## build 62
## a_filter_reference_32x11
module a_filter_reference_32x11(
    input [31:0] x_in,
    input clk,
    input [5:0] reset,
    output [31:0] y_out);
Size in the first run: about 6,400 cells after synthesis, about 540 flip-flops.
make LEC_CHECK=0 CAP_MARGIN=20 CORE_MARGIN=2 CORE_UTILIZATION=72 CTS_CLUSTER_DIAMETER=307 CTS_CLUSTER_SIZE=95 PLACE_DENSITY=0.38 SLEW_MARGIN=20 TNS_END_PERCENT=5 finish   # period 3.64 ns
run.sh (not shown) runs the stock make flow with config.mk's settings and CLKGATE_MAP_FILE=.
Flow for build 62 halted at 5_1_grt, error code GRT-0228.
Relative to build 62, the following input files were edited for build 15:
- CORE_UTILIZATION: 72 -> 66
- TNS_END_PERCENT: 5 -> unset
- PLACE_DENSITY: 0.38 -> unset
- CTS_CLUSTER_DIAMETER: 307 -> unset
- CTS_CLUSTER_SIZE: 95 -> unset
- the clock period (ns, I/O delays scaled along): 3.64 -> 9.92
Notes after the runs:
Build 15 finished all stages; the layout is clean.
Placeable core area, build 15 and build 62, lower one = build 62.
Reported for build 15 and build 62, post-synthesis cell area turned out identical to the last digit.
[build 15] H-tree depth reported by CTS rose 1 relative to build 62
From build 62 to build 15, synthesized cell count did not move at all.
Lower placed cell count goes to build 15 over build 62.
Re number of buffers created by CTS: build 62 was lower than build 15.
Summary: die size, build 15 worse than build 62
The run showing the greater x dimension of the die is build 15.
> inputs changed (build 15 -> build 54)
- CORE_UTILIZATION changed from 66 to 72
- PLACE_DENSITY newly set to 0.67
- MAX_ROUTING_LAYER newly set to met4
- the clock period (ns, I/O delays scaled along) changed from 9.92 to 7.46
Findings:
- What the final checks of build 54 revealed, after a flow that finished every stage, was a layout that fails on setup timing.
- On build 54: clock-buffer cell count is about 7% higher than what build 15 gave.
- Build 54 and build 15 ended up with roughly the same flip-flop count.
- Looking only at non-clock buffer count, and setting everything else aside, the higher value of build 54 and build 15 goes to build 54.
- Against build 15, build 54 comes in 11% higher on via count of the first global-routing pass.
- Accumulated negative setup slack: build 54 vs build 15 down 20.84 ns
- Looking at global-route wire length before repair across build 54 and build 15, the one that comes out lower is build 15.
- Build 54 has global-route usage above what build 15 had.
- In the tables for build 54 and build 15, worst slack after detailed placement reads higher with build 15.
[inputs] build 66 vs build 54
- removing MAX_ROUTING_LAYER (formerly met4)
- removing PLACE_DENSITY (formerly 0.67)
- changing CORE_UTILIZATION from 72 to 40
- changing the clock period (ns, I/O delays scaled along) from 7.46 to 8.86
[summary]
Compare build 54 and build 66 | number of cells in the design after placement higher: build 66. Build 66 did not stop at any stage, and its layout met the timing, DRC and antenna checks. Re number of pins with negative max-slew slack in the final report: no difference whatsoever between build 66 and build 54. Endpoint of the most critical setup path: y_out[26] -> build 54, y_out[29] -> build 66. Looking at post-placement setup slack across both flows, build 66 is the stronger of the two, with build 54 trailing.
Changes in build 47 relative to build 66:
- CTS_CLUSTER_SIZE newly set to 95
- CORE_UTILIZATION changed from 40 to 52
- the clock period (ns, I/O delays scaled along) changed from 8.86 to 5.59
[summary]
The final report for build 47 shows a completed flow and a layout that fails verification, specifically setup timing. Global-route usage (lower): build 66. Sort build 66 and build 47 by combinational share of cell area desc -> top: build 66. Global routing usage on met1 in build 47 is 12 points higher than in build 66. In build 47, final area is higher than in build 66. Summary of build 47 over build 66: fraction of standard cell area that is sequential moved down, number of nets with antenna violations after routing level, wire length moved up, number of logic stages on the critical path including buffering moved down.

---

Starting RTL as in the previous note.
Settings: LEC_CHECK=0, ABC_AREA=1, CAP_MARGIN=20, CELL_PAD_IN_SITES_GLOBAL_PLACEMENT=3, CORE_ASPECT_RATIO=1.52, CORE_MARGIN=2, CORE_UTILIZATION=46, CTS_CLUSTER_DIAMETER=79, CTS_CLUSTER_SIZE=85, GPL_ROUTABILITY_DRIVEN=0, GPL_TIMING_DRIVEN=1, MAX_ROUTING_LAYER=met4, SLEW_MARGIN=15, TNS_END_PERCENT=55; clock period 6.45 ns.
The first run stopped in global placement without I/O.
Then changed:
ABC_AREA = not set   (was 1)
CELL_PAD_IN_SITES_GLOBAL_PLACEMENT = not set   (was 3)
CORE_ASPECT_RATIO = not set   (was 1.52)
CORE_UTILIZATION = 66   (was 46)
CTS_CLUSTER_DIAMETER = not set   (was 79)
CTS_CLUSTER_SIZE = not set   (was 85)
GPL_ROUTABILITY_DRIVEN = not set   (was 0)
GPL_TIMING_DRIVEN = not set   (was 1)
MAX_ROUTING_LAYER = not set   (was met4)
SLEW_MARGIN = 20   (was 15)
TNS_END_PERCENT = not set   (was 55)
clock period = 7.43 ns   (was 6.45 ns; I/O delays follow)
After rerunning: With this change the flow finished but failed the layout checks on negative setup slack; area after synthesis fell by 13%; die area shrinks by 39%; synthesized cell count came out lower by 26%.
Then changed:
CORE_UTILIZATION = 72   (was 66)
CTS_CLUSTER_SIZE = 95   (was not set)
PLACE_DENSITY = 0.38   (was not set)
clock period = 6.32 ns   (was 7.43 ns; I/O delays follow)
After rerunning: With this change the flow did not get past global routing, error GRT-0232; synthesized area stays the same; synthesized cell count is unchanged; die area fell by 8.2%.
Then changed:
CORE_UTILIZATION = 66   (was 72)
CTS_CLUSTER_SIZE = not set   (was 95)
PLACE_DENSITY = not set   (was 0.38)
clock period = 7.46 ns   (was 6.32 ns; I/O delays follow)
After rerunning: With this change the flow produced a layout that fails on negative setup slack; die area went up by 9.0%; synthesized cell count is unchanged; synthesized area is unchanged.

---

build 83:
Starting RTL as in the previous note.
clock: 4.37 ns
lec_check: 0
cap_margin: 40
core_margin: 2
core_utilization: 71
cts_cluster_diameter: 201
cts_cluster_size: 41
place_density_lb_addon: 0.02
setup_slack_margin: 1.26
slew_margin: 20
tns_end_percent: 5
As the logs show, build 83 stopped at 5_1_grt after a tool error, so it never reached the end of the flow.
## Diff of input files: build 82 against build 83
Settings: swapping 1.26 for 1.29 in SETUP_SLACK_MARGIN; putting MAX_ROUTING_LAYER at met4 where nothing was set; swapping 0.02 for 0.06 in PLACE_DENSITY_LB_ADDON; clearing TNS_END_PERCENT, which used to be 5; swapping 40 for 20 in CAP_MARGIN; swapping 71 for 70 in CORE_UTILIZATION.
### Flow results
Build 82 vs. build 83: weighted congestion reported at the end of routability-driven placement went up by 1.6%. Diff build 83 -> build 82 | number of cells after detailed placement | up slightly. Share of synthesized cell area in and-or and or-and compound cells: build 83 vs build 82 identical. Compared to build 83, build 82 has die size 1100 um2 higher. Height of the chip in build 82 is 0.70% above build 83. Comparing build 82 against build 83, there is no change at all in chip area estimate from yosys synthesis. | worst slack at placement | higher: build 82 |. Build 82 did not finish: a tool error stopped it during 4_1_cts. On build 82: placement-stage cell area is 4.8% higher than what build 83 gave. The post-synthesis sequential area ratio of build 82 and that of build 83 are within noise of each other. Looking at build 82 and build 83, the synthesized cell area is a wash.
Relative to build 82, the following input files were edited for build 46:
Settings: CTS_CLUSTER_SIZE no longer set, was 41; PLACE_DENSITY_LB_ADDON no longer set, was 0.06; CORE_UTILIZATION now 9, was 70; SETUP_SLACK_MARGIN no longer set, was 1.29; MAX_ROUTING_LAYER no longer set, was met4; CTS_CLUSTER_DIAMETER no longer set, was 201; the clock period (ns, I/O delays scaled along) now 9.92, was 4.37.
==> comparison <==
- Build 46 reached the end of the flow, and the finished layout is clean on the timing, DRC and antenna checks.
- From build 82 to build 46, area fraction in full adders, half adders and majority gates did not move at all.
- As far as synthesized instance count goes, build 82 and build 46 are indistinguishable; the numbers are identical.
- [compare] base=build 82 new=build 46: final weighted congestion of routability-driven global placement went down; placed cell area went down; HPWL after detailed placement went down.
- Taking build 82 as the reference, in build 46 row count climbed 184, total cell area reported by yosys after synthesis level, core area increased about 700%.
Changes in build 8 relative to build 46:
Settings: changing CORE_UTILIZATION from 9 to 28; changing the clock period (ns, I/O delays scaled along) from 9.92 to 8.86.
--- outcome ---
Diff build 46 -> build 8: design area decreased by 5700 um2 relative to the old numbers; post-route clock period utilization increased by 2.1 points relative to the old numbers; core utilization increased by 21 points relative to the old numbers.
Build 8 leaves less setup margin than build 46.
From build 46 to build 8 the numbers moved as follows: TritonCTS buffer count up 9.4%, number of placed cells counting well taps now sits lower, number of cells on the critical path went up 4.

---

Starting RTL as in the previous note.
make LEC_CHECK=0 ABC_AREA=1 CAP_MARGIN=30 CORE_ASPECT_RATIO=0.83 CORE_MARGIN=2 CORE_UTILIZATION=71 CTS_CLUSTER_SIZE=37 GPL_ROUTABILITY_DRIVEN=1 GPL_TIMING_DRIVEN=1 HOLD_SLACK_MARGIN=0.29 MAX_ROUTING_LAYER=met4 PLACE_DENSITY_LB_ADDON=0.2 SETUP_SLACK_MARGIN=-0.16 SLEW_MARGIN=20 finish   # period 7.57 ns
The first run completed and failed the layout checks on setup timing.
Then changed:
- CTS_CLUSTER_SIZE: 37 -> not set
- HOLD_SLACK_MARGIN: 0.29 -> not set
- MAX_ROUTING_LAYER: met4 -> not set
- PLACE_DENSITY_LB_ADDON: 0.2 -> not set
- SETUP_SLACK_MARGIN: -0.16 -> -0.06
- clock period: 7.57 -> 2.15 ns (I/O delays scaled with it)
The new run failed in detailed placement.
Synthesized area does not change.
Die size stays the same.
Synthesized cell count does not change.
Then changed:
- CTS_CLUSTER_DIAMETER: not set -> 242
- CTS_CLUSTER_SIZE: not set -> 39
- HOLD_SLACK_MARGIN: not set -> 0.29
- SETUP_SLACK_MARGIN: -0.06 -> -0.16
- clock period: 2.15 -> 7.22 ns (I/O delays scaled with it)
This time the run ended with an error in global routing.
Synthesized area does not change.
Die size stays the same.
Synthesized cell count does not change.
Then changed:
- CTS_CLUSTER_DIAMETER: 242 -> not set
- CTS_CLUSTER_SIZE: 39 -> 80
- HOLD_SLACK_MARGIN: 0.29 -> not set
- PLACE_DENSITY: not set -> 0.35
- SETUP_SLACK_MARGIN: -0.16 -> -0.06
- clock period: 7.22 -> 2.07 ns (I/O delays scaled with it)
- The new run died in detailed placement on DPL-0038
- synthesized area does not change
- die size does not change
- synthesized cell count does not change
Then changed:
- ABC_AREA: 1 -> not set
- CAP_MARGIN: 30 -> 20
- CORE_ASPECT_RATIO: 0.83 -> not set
- CORE_UTILIZATION: 71 -> 59
- CTS_CLUSTER_SIZE: 80 -> not set
- GPL_ROUTABILITY_DRIVEN: 1 -> not set
- GPL_TIMING_DRIVEN: 1 -> not set
- PLACE_DENSITY: 0.35 -> not set
- SETUP_SLACK_MARGIN: -0.06 -> not set
- clock period: 2.07 -> 4.37 ns (I/O delays scaled with it)
What happened:
- The new run finished but failed the layout checks on setup timing
- area after synthesis goes down by about 13%
- synthesized cell count goes down by about 26%
- die size goes up by about 5%

---

a_filter_reference_32x11 again, from the RTL that the note above started with.
make LEC_CHECK=0 CAP_MARGIN=20 CELL_PAD_IN_SITES_DETAIL_PLACEMENT=1 CELL_PAD_IN_SITES_GLOBAL_PLACEMENT=2 CORE_MARGIN=2 CORE_UTILIZATION=40 CTS_CLUSTER_DIAMETER=33 MIN_ROUTING_LAYER=met2 SLEW_MARGIN=30 finish   # period 9.0 ns
Next try:
--- a/flow/config.mk
+++ b/flow/config.mk
@@ -9,2 +8,0 @@
-export CELL_PAD_IN_SITES_DETAIL_PLACEMENT = 1
-export CELL_PAD_IN_SITES_GLOBAL_PLACEMENT = 2
@@ -12,4 +10,3 @@
-export CORE_UTILIZATION = 40
-export CTS_CLUSTER_DIAMETER = 33
-export MIN_ROUTING_LAYER = met2
-export SLEW_MARGIN = 30
+export CORE_UTILIZATION = 72
+export PLACE_DENSITY_LB_ADDON = 0.0
+export SLEW_MARGIN = 20
==> flow/constraint.sdc (replaced) <==
create_clock -name core_clock -period 8.38 [get_ports {clk}]
set_input_delay 1.6760 -clock core_clock [delete_from_list [all_inputs] [get_ports {clk}]]
set_output_delay 1.6760 -clock core_clock [all_outputs]
set_load 0.01 [all_outputs]
The new run produced a layout that fails on setup timing.
Global-route usage drops by 1.6 points.
First-iteration DRC count drops by well over a third.
Core utilization climbs by 33 points.
Die size drops by well over a third.
Critical path depth climbs by 3.
Synthesized cell count does not change.
Worst setup slack gets worse by 0.42 ns.

---

Starting RTL as in the previous note.
==> flow/config.mk <==
export PLATFORM = sky130hd
export DESIGN_NAME = a_filter_reference_32x11
export DESIGN_NICKNAME = a_filter_reference_32x11
export VERILOG_FILES = /design/flow/design.v
export SDC_FILE = /design/flow/constraint.sdc
export NUM_CORES = 4
export LEC_CHECK = 0
export ABC_AREA = 1
export CAP_MARGIN = 30
export CORE_ASPECT_RATIO = 0.83
export CORE_MARGIN = 2
export CORE_UTILIZATION = 71
export CTS_CLUSTER_DIAMETER = 242
export CTS_CLUSTER_SIZE = 39
export GPL_ROUTABILITY_DRIVEN = 1
export GPL_TIMING_DRIVEN = 1
export MAX_ROUTING_LAYER = met4
export SETUP_SLACK_MARGIN = -0.16
export SLEW_MARGIN = 20
==> flow/constraint.sdc <==
create_clock -name core_clock -period 7.08 [get_ports {clk}]
set_input_delay 1.4160 -clock core_clock [delete_from_list [all_inputs] [get_ports {clk}]]
set_output_delay 1.4160 -clock core_clock [all_outputs]
set_load 0.01 [all_outputs]
The first run aborted during global routing.
==> next run, changes <==
- ABC_AREA: 1 -> not set
- CTS_CLUSTER_DIAMETER: 242 -> not set
- CTS_CLUSTER_SIZE: 39 -> not set
- MAX_ROUTING_LAYER: met4 -> not set
- clock period: 7.08 -> 3.57 ns (I/O delays scaled with it)
Outcome:
- This time the run never finished: it broke off in clock tree synthesis
- die area decreases by roughly a tenth
- area after synthesis decreases by roughly a tenth
- synthesized cell count falls by a quarter to a third

---

a_filter_reference_32x11 again, from the RTL that the note above started with.
==> flow/config.mk <==
export PLATFORM = sky130hd
export DESIGN_NAME = a_filter_reference_32x11
export DESIGN_NICKNAME = a_filter_reference_32x11
export VERILOG_FILES = /design/flow/design.v
export SDC_FILE = /design/flow/constraint.sdc
export NUM_CORES = 4
export LEC_CHECK = 0
export ABC_AREA = 1
export CAP_MARGIN = 20
export CELL_PAD_IN_SITES_GLOBAL_PLACEMENT = 3
export CORE_ASPECT_RATIO = 1.1
export CORE_MARGIN = 2
export CORE_UTILIZATION = 40
export CTS_CLUSTER_DIAMETER = 182
export GPL_ROUTABILITY_DRIVEN = 0
export GPL_TIMING_DRIVEN = 0
export MIN_ROUTING_LAYER = met2
export PLACE_DENSITY = 0.59
export SETUP_SLACK_MARGIN = 0.74
export SLEW_MARGIN = 40
==> flow/constraint.sdc <==
create_clock -name core_clock -period 9.22 [get_ports {clk}]
set_input_delay 1.8440 -clock core_clock [delete_from_list [all_inputs] [get_ports {clk}]]
set_output_delay 1.8440 -clock core_clock [all_outputs]
set_load 0.01 [all_outputs]
Edit:
ABC_AREA = unset   (was 1)
CELL_PAD_IN_SITES_GLOBAL_PLACEMENT = unset   (was 3)
CORE_ASPECT_RATIO = unset   (was 1.1)
CTS_CLUSTER_DIAMETER = unset   (was 182)
GPL_ROUTABILITY_DRIVEN = unset   (was 0)
GPL_TIMING_DRIVEN = unset   (was 0)
MIN_ROUTING_LAYER = unset   (was met2)
PLACE_DENSITY = unset   (was 0.59)
SETUP_SLACK_MARGIN = 2.51   (was 0.74)
SLEW_MARGIN = 20   (was 40)
clock period = 8.86 ns   (was 9.22 ns; I/O delays follow)
Result: Count of clock-buffer cells in the layout falls by 3; global-route usage drops by 22 points; via count is lower by well over a third; final cell count falls by about a fifth.

---

Starting RTL as in the previous note.
make LEC_CHECK=0 ABC_AREA=1 CAP_MARGIN=30 CORE_ASPECT_RATIO=0.83 CORE_MARGIN=2 CORE_UTILIZATION=71 CTS_CLUSTER_DIAMETER=242 CTS_CLUSTER_SIZE=39 GPL_ROUTABILITY_DRIVEN=0 GPL_TIMING_DRIVEN=1 MAX_ROUTING_LAYER=met4 PLACE_DENSITY_LB_ADDON=0.11 SETUP_SLACK_MARGIN=2.12 SLEW_MARGIN=20 finish   # period 8.25 ns
The first run never finished: it broke off in 5_1_grt.
Next try:
- CORE_UTILIZATION: 71 -> 56
- CTS_CLUSTER_DIAMETER: 242 -> not set
- CTS_CLUSTER_SIZE: 39 -> not set
- GPL_TIMING_DRIVEN: 1 -> 0
- MAX_ROUTING_LAYER: met4 -> not set
- PLACE_DENSITY_LB_ADDON: 0.11 -> not set
- SETUP_SLACK_MARGIN: 2.12 -> 1.41
- TNS_END_PERCENT: not set -> 15
- clock period: 8.25 -> 6.45 ns (I/O delays scaled with it)
With this change the flow ran to the end with violations: setup timing.
Synthesized area is unchanged.
Die area grows by 26%.
Synthesized cell count does not change.
Next try:
- CAP_MARGIN: 30 -> 20
- CORE_ASPECT_RATIO: 0.83 -> not set
- CORE_UTILIZATION: 56 -> 72
- GPL_ROUTABILITY_DRIVEN: 0 -> not set
- GPL_TIMING_DRIVEN: 0 -> not set
- PLACE_DENSITY_LB_ADDON: not set -> 0.06
- SETUP_SLACK_MARGIN: 1.41 -> not set
- TNS_END_PERCENT: 15 -> not set
- clock period: 6.45 -> 7.43 ns (I/O delays scaled with it)
Outcome:
- The new run did not get past 5_1_grt with GRT-0232
- die size falls by 22%
- area after synthesis is unchanged
- synthesized cell count stays the same
